Design axis_matmul2x2, start of the top module:
module axis_matmul2x2(
    input                       clk             ,
    input                       rst             ,
    input                       s_axis_tvalid   ,
    input     [31 : 0]          s_axis_tdata    ,
    input                       s_axis_tlast    ,
    output                      s_axis_tready   ,
    output                      m_axis_tvalid   ,
    output    [31 : 0]          m_axis_tdata    ,
    output                      m_axis_tlast    ,
    input                       m_axis_tready   
);
For scale: about 1600 cells after synthesis, roughly 290 flip-flops.
make LEC_CHECK=0 ABC_AREA=1 CAP_MARGIN=20 CORE_MARGIN=2 CORE_UTILIZATION=72 CTS_CLUSTER_DIAMETER=99 PLACE_DENSITY=0.37 SETUP_SLACK_MARGIN=-0.34 SLEW_MARGIN=20 finish   # period 4.77 ns
run.sh (not shown) runs the stock make flow with config.mk's settings and CLKGATE_MAP_FILE=.
The baseline completed, yet does not pass: negative setup slack.
Rerun with:
ABC_AREA = unset   (was 1)
CORE_UTILIZATION = 58   (was 72)
CTS_CLUSTER_DIAMETER = unset   (was 99)
PLACE_DENSITY = unset   (was 0.37)
SETUP_SLACK_MARGIN = unset   (was -0.34)
clock period = 4.11 ns   (was 4.77 ns; I/O delays follow)
Outcome: The new run completed, yet does not pass: negative setup slack; setup slack is worse by 610 ps; worst hold slack gains 9.6 ps; flip-flop count is unchanged; final cell count fell by 5.2%; non-clock buffer count climbs by 10; first-iteration DRC count goes down by 21%; clock-buffer cell count increases by 5; sequential power rises by 23%; die size goes up by 26%; global-route usage drops by 8.1 points; combinational power grows by 48%.

* * *

== run a ==
axis_matmul2x2 again, from the RTL that the note above started with.
clock: 3.98 ns
lec_check: 0
abc_area: 1
cap_margin: 20
core_margin: 2
core_utilization: 72
cts_cluster_diameter: 384
cts_cluster_size: 15
hold_slack_margin: 0.29
place_density_lb_addon: 0.14
setup_slack_margin: 0.81
slew_margin: 20
Run a -> stages 100% | layout checks FAIL | setup timing
The inputs of run b differ from those of run a as listed below.
Settings: a change of CTS_CLUSTER_SIZE from 15 to 49; a change of SETUP_SLACK_MARGIN from 0.81 to 0.91; a deleted CTS_CLUSTER_DIAMETER that had been 384; an added CORE_ASPECT_RATIO of 0.5; a change of the clock period (ns, I/O delays scaled along) from 3.98 to 4.82.
What the final checks of run b revealed, after a flow that finished every stage, was a layout that fails on setup timing. The worst max-slew margin expressed relative to the limit of run b exceeds that of run a by 14 points. Run a -> run b: die extent in x increased by more than a quarter. The core of run b is more densely filled than that of run a. [run b] area growth from synthesis to layout rose 0.34 points relative to run a. Comparing run b against run a, there is no change at all in proportion of register bits with asynchronous set or reset after synthesis. Run a -> run b: worst hold slack flat. Higher power density normalized to cell area was reported by run a, not run b.

* * *

axis_matmul2x2 again, from the RTL that the note above started with.
==> flow/config.mk <==
export PLATFORM = sky130hd
export DESIGN_NAME = axis_matmul2x2
export DESIGN_NICKNAME = axis_matmul2x2
export VERILOG_FILES = /design/flow/design.v
export SDC_FILE = /design/flow/constraint.sdc
export NUM_CORES = 4
export LEC_CHECK = 0
export CAP_MARGIN = 5
export CELL_PAD_IN_SITES_DETAIL_PLACEMENT = 0
export CELL_PAD_IN_SITES_GLOBAL_PLACEMENT = 1
export CORE_MARGIN = 9
export CORE_UTILIZATION = 27
export CTS_CLUSTER_DIAMETER = 307
export GPL_ROUTABILITY_DRIVEN = 1
export HOLD_SLACK_MARGIN = 0.25
export MAX_ROUTING_LAYER = met4
export MIN_ROUTING_LAYER = met2
export PLACE_DENSITY_LB_ADDON = 0.24
export SETUP_SLACK_MARGIN = 1.18
export SLEW_MARGIN = 0
export TNS_END_PERCENT = 95
==> flow/constraint.sdc <==
create_clock -name core_clock -period 10.7 [get_ports {clk}]
set_input_delay 2.1400 -clock core_clock [delete_from_list [all_inputs] [get_ports {clk}]]
set_output_delay 2.1400 -clock core_clock [all_outputs]
set_load 0.01 [all_outputs]
The baseline finished clean.
Next try:
CAP_MARGIN = 30   (was 5)
CELL_PAD_IN_SITES_DETAIL_PLACEMENT = 2   (was 0)
CELL_PAD_IN_SITES_GLOBAL_PLACEMENT = 0   (was 1)
CORE_MARGIN = 2   (was 9)
HOLD_SLACK_MARGIN = not set   (was 0.25)
PLACE_DENSITY_LB_ADDON = 0.02   (was 0.24)
SETUP_SLACK_MARGIN = 2.55   (was 1.18)
SLEW_MARGIN = 25   (was 0)
Die area goes down by roughly a tenth; clock-buffer cell count goes up by 9; via count goes up slightly; wire length goes up by about a fifth; power goes up by a few percent.
Next try:
CAP_MARGIN = 20   (was 30)
CELL_PAD_IN_SITES_DETAIL_PLACEMENT = not set   (was 2)
CELL_PAD_IN_SITES_GLOBAL_PLACEMENT = not set   (was 0)
CORE_UTILIZATION = 72   (was 27)
CTS_CLUSTER_DIAMETER = not set   (was 307)
GPL_ROUTABILITY_DRIVEN = not set   (was 1)
MAX_ROUTING_LAYER = not set   (was met4)
MIN_ROUTING_LAYER = not set   (was met2)
PLACE_DENSITY_LB_ADDON = not set   (was 0.02)
SETUP_SLACK_MARGIN = not set   (was 2.55)
SLEW_MARGIN = 20   (was 25)
TNS_END_PERCENT = not set   (was 95)
clock period = 9.59 ns   (was 10.7 ns; I/O delays follow)
Power came out higher by a few percent.
Worst setup slack is worse by 1.1 ns.
Routed wire length falls by a quarter to a third.
Next try:
ABC_AREA = 1   (was not set)
PLACE_DENSITY = 0.79   (was not set)
clock period = 6.5 ns   (was 9.59 ns; I/O delays follow)
The changed run ran to the end with violations: negative setup slack.
Total power increases by 34%.
Global-route usage rose by 1.9 points.
First-iteration DRC count increases by 33%.
Worst setup slack gets worse by 2.3 ns.
Cell count rises by 11%.
Final area goes down by 0.57%.
Area after synthesis is lower by 2.4%.
Wire length climbs by 7.4%.
Clock-buffer cell count goes up by 7.
Die size goes down by 2.3%.
Combinational power went up by 14%.
Next try:
CTS_CLUSTER_DIAMETER = 209   (was not set)
PLACE_DENSITY = not set   (was 0.79)
clock period = 5.55 ns   (was 6.5 ns; I/O delays follow)
After rerunning: The changed run completed, yet does not pass: negative setup slack. Final area increases by about 1.4%. Final cell count rises by 0.41%. Routed wire length rises by about 1.1%. Sequential share of layout area is lower by 0.51 points. Total power increases by 21%. Combinational power came out higher by about 22%. Non-clock buffer count rises by 9. Clock power increases by about 26%. Worst hold slack barely changes. Sequential cell count does not change.
Next try:
ABC_AREA = not set   (was 1)
CORE_UTILIZATION = 40   (was 72)
CTS_CLUSTER_DIAMETER = not set   (was 209)
clock period = 7.5 ns   (was 5.55 ns; I/O delays follow)
Now the flow finished with timing, DRC and antenna clean.
Wire length decreases by about 13%.
Final cell count hardly moves.
Sequential share of layout area decreases by 0.46 points.
Total power decreases by 22%.

* * *

Starting RTL as in the previous note.
clock: 6.48 ns
lec_check: 0
abc_area: 1
cap_margin: 20
core_margin: 7
core_utilization: 40
cts_cluster_size: 35
hold_slack_margin: 0.07
slew_margin: 10
The first run finished with timing, DRC and antenna clean.
Then changed:
--- a/flow/config.mk
+++ b/flow/config.mk
@@ -8 +7,0 @@
-export ABC_AREA = 1
@@ -10,5 +9,3 @@
-export CORE_MARGIN = 7
-export CORE_UTILIZATION = 40
-export CTS_CLUSTER_SIZE = 35
-export HOLD_SLACK_MARGIN = 0.07
-export SLEW_MARGIN = 10
+export CORE_MARGIN = 2
+export CORE_UTILIZATION = 10
+export SLEW_MARGIN = 20
==> flow/constraint.sdc (replaced) <==
create_clock -name core_clock -period 9.59 [get_ports {clk}]
set_input_delay 1.9180 -clock core_clock [delete_from_list [all_inputs] [get_ports {clk}]]
set_output_delay 1.9180 -clock core_clock [all_outputs]
set_load 0.01 [all_outputs]
Effect:
- sequential share of layout area decreases by 3.7 points
- worst hold slack improves by 0.013 ns
- global-route usage goes down by 9.7 points
- wire length climbs by 16%
- via count goes down by 6.8%
- register-to-register slack gains 2.4 ns
- total power came out lower by 26%
- utilization is lower by 35 points
- setup slack gets better by 2.4 ns
- die area grows to 3.6 times its value
Then changed:
--- a/flow/config.mk
+++ b/flow/config.mk
@@ -10 +10 @@
-export CORE_UTILIZATION = 10
+export CORE_UTILIZATION = 41
==> flow/constraint.sdc (replaced) <==
create_clock -name core_clock -period 7.16 [get_ports {clk}]
set_input_delay 1.4320 -clock core_clock [delete_from_list [all_inputs] [get_ports {clk}]]
set_output_delay 1.4320 -clock core_clock [all_outputs]
set_load 0.01 [all_outputs]
The changed run passed the timing, design-rule and antenna checks. Power goes up by 30%. Worst hold slack got worse by 0.0063 ns. Cell count goes down by 42%. Via count goes down by 1.3%. Flip-flop count stays the same. Worst setup slack got worse by 2.2 ns. Routed wire length goes down by 18%. Utilization goes up by 35 points.

* * *

axis_matmul2x2 again, from the RTL that the note above started with.
Settings: LEC_CHECK=0, CAP_MARGIN=5, CELL_PAD_IN_SITES_DETAIL_PLACEMENT=2, CELL_PAD_IN_SITES_GLOBAL_PLACEMENT=1, CORE_MARGIN=9, CORE_UTILIZATION=27, CTS_CLUSTER_DIAMETER=307, GPL_ROUTABILITY_DRIVEN=0, MAX_ROUTING_LAYER=met5, MIN_ROUTING_LAYER=met1, PLACE_DENSITY_LB_ADDON=0.24, SETUP_SLACK_MARGIN=2.07, SLEW_MARGIN=0, TNS_END_PERCENT=95; clock period 10.7 ns.
Then changed:
==> flow/config.mk (replaced) <==
export PLATFORM = sky130hd
export DESIGN_NAME = axis_matmul2x2
export DESIGN_NICKNAME = axis_matmul2x2
export VERILOG_FILES = /design/flow/design.v
export SDC_FILE = /design/flow/constraint.sdc
export NUM_CORES = 4
export LEC_CHECK = 0
export CAP_MARGIN = 20
export CORE_MARGIN = 2
export CORE_UTILIZATION = 40
export SLEW_MARGIN = 20
==> flow/constraint.sdc (replaced) <==
create_clock -name core_clock -period 7.16 [get_ports {clk}]
set_input_delay 1.4320 -clock core_clock [delete_from_list [all_inputs] [get_ports {clk}]]
set_output_delay 1.4320 -clock core_clock [all_outputs]
set_load 0.01 [all_outputs]
- The new run went through all stages and came out clean
- worst hold slack degrades by 12 ps
- worst setup slack is worse by 3200 ps
- synthesized cell count does not change
- via count decreases by 5.2%
Then changed:
--- a/flow/config.mk
+++ b/flow/config.mk
@@ -10 +10,2 @@
-export CORE_UTILIZATION = 40
+export CORE_UTILIZATION = 64
+export SETUP_SLACK_MARGIN = 1.48
==> flow/constraint.sdc (replaced) <==
create_clock -name core_clock -period 5.51 [get_ports {clk}]
set_input_delay 1.1020 -clock core_clock [delete_from_list [all_inputs] [get_ports {clk}]]
set_output_delay 1.1020 -clock core_clock [all_outputs]
set_load 0.01 [all_outputs]
- Now the flow ran to the end with violations: setup timing
- non-clock buffer count increases by 5
- die area decreases by 37%
- sequential power increases by about 30%
- final area increases by 0.30%
- maximum frequency increases by about 8%
Then changed:
--- a/flow/config.mk
+++ b/flow/config.mk
@@ -10,2 +10 @@
-export CORE_UTILIZATION = 64
-export SETUP_SLACK_MARGIN = 1.48
+export CORE_UTILIZATION = 47
@@ -12,0 +12 @@
+export TNS_END_PERCENT = 85
==> flow/constraint.sdc (replaced) <==
create_clock -name core_clock -period 7.5 [get_ports {clk}]
set_input_delay 1.5000 -clock core_clock [delete_from_list [all_inputs] [get_ports {clk}]]
set_output_delay 1.5000 -clock core_clock [all_outputs]
set_load 0.01 [all_outputs]
- Now the flow went through all stages and came out clean
- die size goes up by 35%
- maximum frequency goes down by 9.6%
- worst setup slack improved by 1300 ps
- wire length goes down by 1.9%
- count of clock-buffer cells in the layout goes down by 4
- synthesized area does not change
- synthesized cell count does not change
- critical path depth goes up by 1
Power is estimated from default activity; no workload was simulated.
